==> run a: inputs <==
==> flow/design.v <==
module FAdd(
    input rst,
    input clk,
    input  [31:0]               a,
    input  [31:0]               b,
    output reg [31:0]           c,
    output reg [2:0]           state
);
    parameter NAN = 32'b01111111100000000000000000000001;  
    parameter ZERO = 32'b0;  
    wire a_s = a[31];
    wire b_s = b[31];
    wire [7:0] a_e = a[30:23];
    wire [7:0] b_e = b[30:23];
    wire [22:0] a_m = a[22:0];
    wire [22:0] b_m = b[22:0];
    wire a_e_max = a_e == 8'b11111111;
    wire b_e_max = b_e == 8'b11111111;
    wire a_e_min = a_e == 8'b0;
    wire b_e_min = b_e == 8'b0;
    wire a_m_min = a_m == 23'b0;
    wire b_m_min = b_m == 23'b0;
    wire a_inf = a_e_max & a_m_min;
    wire b_inf = b_e_max & b_m_min;
    wire a_nan = a_e_max & ~a_m_min;
    wire b_nan = b_e_max & ~b_m_min;
    wire a_zero = a_e_min & a_m_min;
    wire b_zero = b_e_min & b_m_min;
    wire a_denorm = a_e_min & ~a_m_min;
    wire b_denorm = b_e_min & ~b_m_min;
    wire inverse = (a_s ^ b_s) & (a_e == b_e) & (a_m == b_m);
    wire special_case = a_nan | b_nan | a_inf | b_inf | a_zero | b_zero | inverse;
    wire [31:0] special_output = (a_nan | b_nan) ? NAN :
    a_inf ? ((b_inf & (a_s ^ b_s)) ? NAN : a) :
    b_inf ? b :
    a_zero ? ((b_zero & (a_s ^ b_s) ? ZERO : b)) :
    b_zero ? a :
    inverse ? ZERO : 32'hffffffff;
    reg a_sign;
    reg b_sign;
    reg [26:0] a_add;
    reg [26:0] b_add;
    reg [7:0] a_exp;
    reg [7:0] b_exp;
    parameter READ = 3'd0,
    ALIGN = 3'd1,
    ADD = 3'd2,
    NORM = 3'd3,
    DENORM = 3'd4,
    ROUND = 3'd5,
    PACK = 3'd6,
    OUTPUT = 3'd7;
    reg c_sign;
    reg[27:0] c_add;
    reg[7:0] c_exp;
always @(posedge clk) begin
if (!rst) begin
    state <= READ;
end
else begin
case (state)
READ: begin
    a_sign <= a_s;
    b_sign <= b_s;
    a_add <= {~a_denorm, a_m, 3'b0};
    b_add <= {~b_denorm, b_m, 3'b0};
    a_exp <= a_denorm ? 8'b1 : a_e;
    b_exp <= b_denorm ? 8'b1 : b_e;
    c <= special_output;
    state <= special_case ? OUTPUT : ALIGN;
end
ALIGN: begin
    if (a_exp > b_exp) begin
        b_exp <= b_exp + 1;
        b_add <= b_add >> 1;
        b_add[0] <= b_add[0] | b_add[1];  
    end else if (a_exp < b_exp) begin
        a_exp <= a_exp + 1;
        a_add <= a_add >> 1;
        a_add[0] <= a_add[0] | a_add[1];
    end else begin
        state <= ADD;
    end
end
ADD: begin
    c_exp <= a_exp;
    if (a_sign == b_sign) begin
        c_add <= a_add + b_add;
        c_sign <= a_sign;
    end else if (a_add > b_add) begin
        c_add <= a_add - b_add;
        c_sign <= a_sign;
    end else begin
        c_add <= b_add - a_add;
        c_sign <= b_sign;
    end
    state <= NORM;
end
NORM: begin
    if (c_add[27]) begin  
        c_exp <= c_exp + 1;
        c_add <= c_add >> 1;
        c_add[0] <= c_add[0] | c_add[1];
    end else if (~c_add[26] & c_exp != 8'b0) begin  
        c_exp <= c_exp - 1;
        c_add <= c_add << 1;
    end else begin
        state <= DENORM;
    end
end
DENORM: begin
    if (c_exp == 8'b0) begin  
        c_exp <= c_exp + 1;
        c_add <= c_add >> 1;
        c_add[0] <= c_add[0] | c_add[1];
    end
    state <= ROUND;
end
ROUND: begin
    if (c_add[2] & (c_add[1] | c_add[0] | c_add[3])) begin
        c_add <= c_add + 4'b1000;
    end
    state <= PACK;
end
PACK: begin
    c[31] <= c_sign;
    c[22:0] <= c_add[25:3];
    if (c_exp == 8'b11111111) begin  
        c[30:0] <= {8'b11111111, 23'b0};
    end else if (c_add[27]) begin  
        c[30:23] <= c_exp + 1;
    end else if (~c_add[26]) begin  
        c[30:23] <= c_exp - 1;
    end else begin
        c[30:23] <= c_exp;
    end
    state <= OUTPUT;
end
OUTPUT: begin
end
endcase
end
end
endmodule
==> flow/run.sh <==
#!/bin/bash
# the make line also repeats each setting of config.mk as NAME=value (left out here)
make -C /OpenROAD-flow-scripts/flow DESIGN_CONFIG=/design/flow/config.mk WORK_HOME=/design/flow/orfs CLKGATE_MAP_FILE= finish
==> flow/config.mk <==
export PLATFORM = sky130hd
export DESIGN_NAME = FAdd
export DESIGN_NICKNAME = FAdd
export VERILOG_FILES = /design/flow/design.v
export SDC_FILE = /design/flow/constraint.sdc
export NUM_CORES = 4
export LEC_CHECK = 0
export CAP_MARGIN = 20
export CORE_ASPECT_RATIO = 1.03
export CORE_MARGIN = 3
export CORE_UTILIZATION = 40
export CTS_CLUSTER_DIAMETER = 395
export CTS_CLUSTER_SIZE = 99
export GPL_ROUTABILITY_DRIVEN = 1
export MIN_ROUTING_LAYER = met1
export PLACE_DENSITY_LB_ADDON = 0.27
export SETUP_SLACK_MARGIN = -0.26
export SLEW_MARGIN = 20
==> flow/constraint.sdc <==
create_clock -name core_clock -period 3.3 [get_ports {clk}]
set_input_delay 0.6600 -clock core_clock [delete_from_list [all_inputs] [get_ports {clk}]]
set_output_delay 0.6600 -clock core_clock [all_outputs]
set_load 0.01 [all_outputs]
==> run b (differences from run a) <==
==> flow/config.mk (replaced) <==
export PLATFORM = sky130hd
export DESIGN_NAME = FAdd
export DESIGN_NICKNAME = FAdd
export VERILOG_FILES = /design/flow/design.v
export SDC_FILE = /design/flow/constraint.sdc
export NUM_CORES = 4
export LEC_CHECK = 0
export ABC_AREA = 1
export CAP_MARGIN = 40
export CELL_PAD_IN_SITES_DETAIL_PLACEMENT = 0
export CORE_ASPECT_RATIO = 0.67
export CORE_MARGIN = 9
export CORE_UTILIZATION = 40
export CTS_CLUSTER_DIAMETER = 181
export GPL_ROUTABILITY_DRIVEN = 1
export GPL_TIMING_DRIVEN = 0
export HOLD_SLACK_MARGIN = 0.04
export MAX_ROUTING_LAYER = met4
export MIN_ROUTING_LAYER = met1
export PLACE_DENSITY_LB_ADDON = 0.27
export SETUP_SLACK_MARGIN = 0.67
export SLEW_MARGIN = 20
==> run c (differences from run a) <==
==> flow/config.mk (replaced) <==
export PLATFORM = sky130hd
export DESIGN_NAME = FAdd
export DESIGN_NICKNAME = FAdd
export VERILOG_FILES = /design/flow/design.v
export SDC_FILE = /design/flow/constraint.sdc
export NUM_CORES = 4
export LEC_CHECK = 0
export CAP_MARGIN = 20
export CORE_ASPECT_RATIO = 1.03
export CORE_MARGIN = 2
export CORE_UTILIZATION = 68
export CTS_CLUSTER_DIAMETER = 28
export CTS_CLUSTER_SIZE = 39
export GPL_ROUTABILITY_DRIVEN = 1
export MIN_ROUTING_LAYER = met1
export SETUP_SLACK_MARGIN = 0.19
export SLEW_MARGIN = 20
export TNS_END_PERCENT = 5
==> flow/constraint.sdc (replaced) <==
create_clock -name core_clock -period 3.67 [get_ports {clk}]
set_input_delay 0.7340 -clock core_clock [delete_from_list [all_inputs] [get_ports {clk}]]
set_output_delay 0.7340 -clock core_clock [all_outputs]
set_load 0.01 [all_outputs]
==> comparison table <==
Switching power share of the total: run b 55.2%; run c 44.6%; run a 40.8%
Run status: run b complete, no violations; run c complete, but fails checks; run a complete, but fails checks
Layout check failures: run b -; run c negative setup slack; run a negative setup slack
Instance count on the critical path: run b 23; run c 15; run a 14
Vias in the first global route: run b 16400; run c 13400; run a 13100
Total cells reported by yosys after synthesis: run b 2514; run c 1542; run a 1542
Area occupied by multi-input gates: run b 10200 µm²; run c 8500 µm²; run a 8260 µm²
CP max FO: run b 6; run c 11; run a 11
Sequential area share after synthesis: run b 27.5%; run c 32.9%; run a 32.9%
Met2 Usage GRT: run b 40.0%; run c 75.1%; run a 47.8%
Via Count: run b 18200; run c 14900; run a 13600
Largest net degree at the start of global routing: run b 18; run c 65; run a 65
Part of the power in the clock network: run b 10.6%; run c 20.0%; run a 19.7%
Share of power burned in combinational logic: run b 72.2%; run c 52.9%; run a 53.9%
Setup TNS Final: run b 0 ns; run c -4.57 ns; run a -2.36 ns
Total standard cell area after synthesis: run b 15600 µm²; run c 13000 µm²; run a 13000 µm²
Fill cells: run b 3835; run c 948; run a 2976
Wire length of the first global-routing pass: run b 105000 µm; run c 74600 µm; run a 79000 µm
Floorplan die area: run b 46600 µm²; run c 20300 µm²; run a 34800 µm²
Library cell appearing most often on the critical path: run b nand2_2; run c buf_12; run a buf_4
Power is estimated from default activity; no workload was simulated.
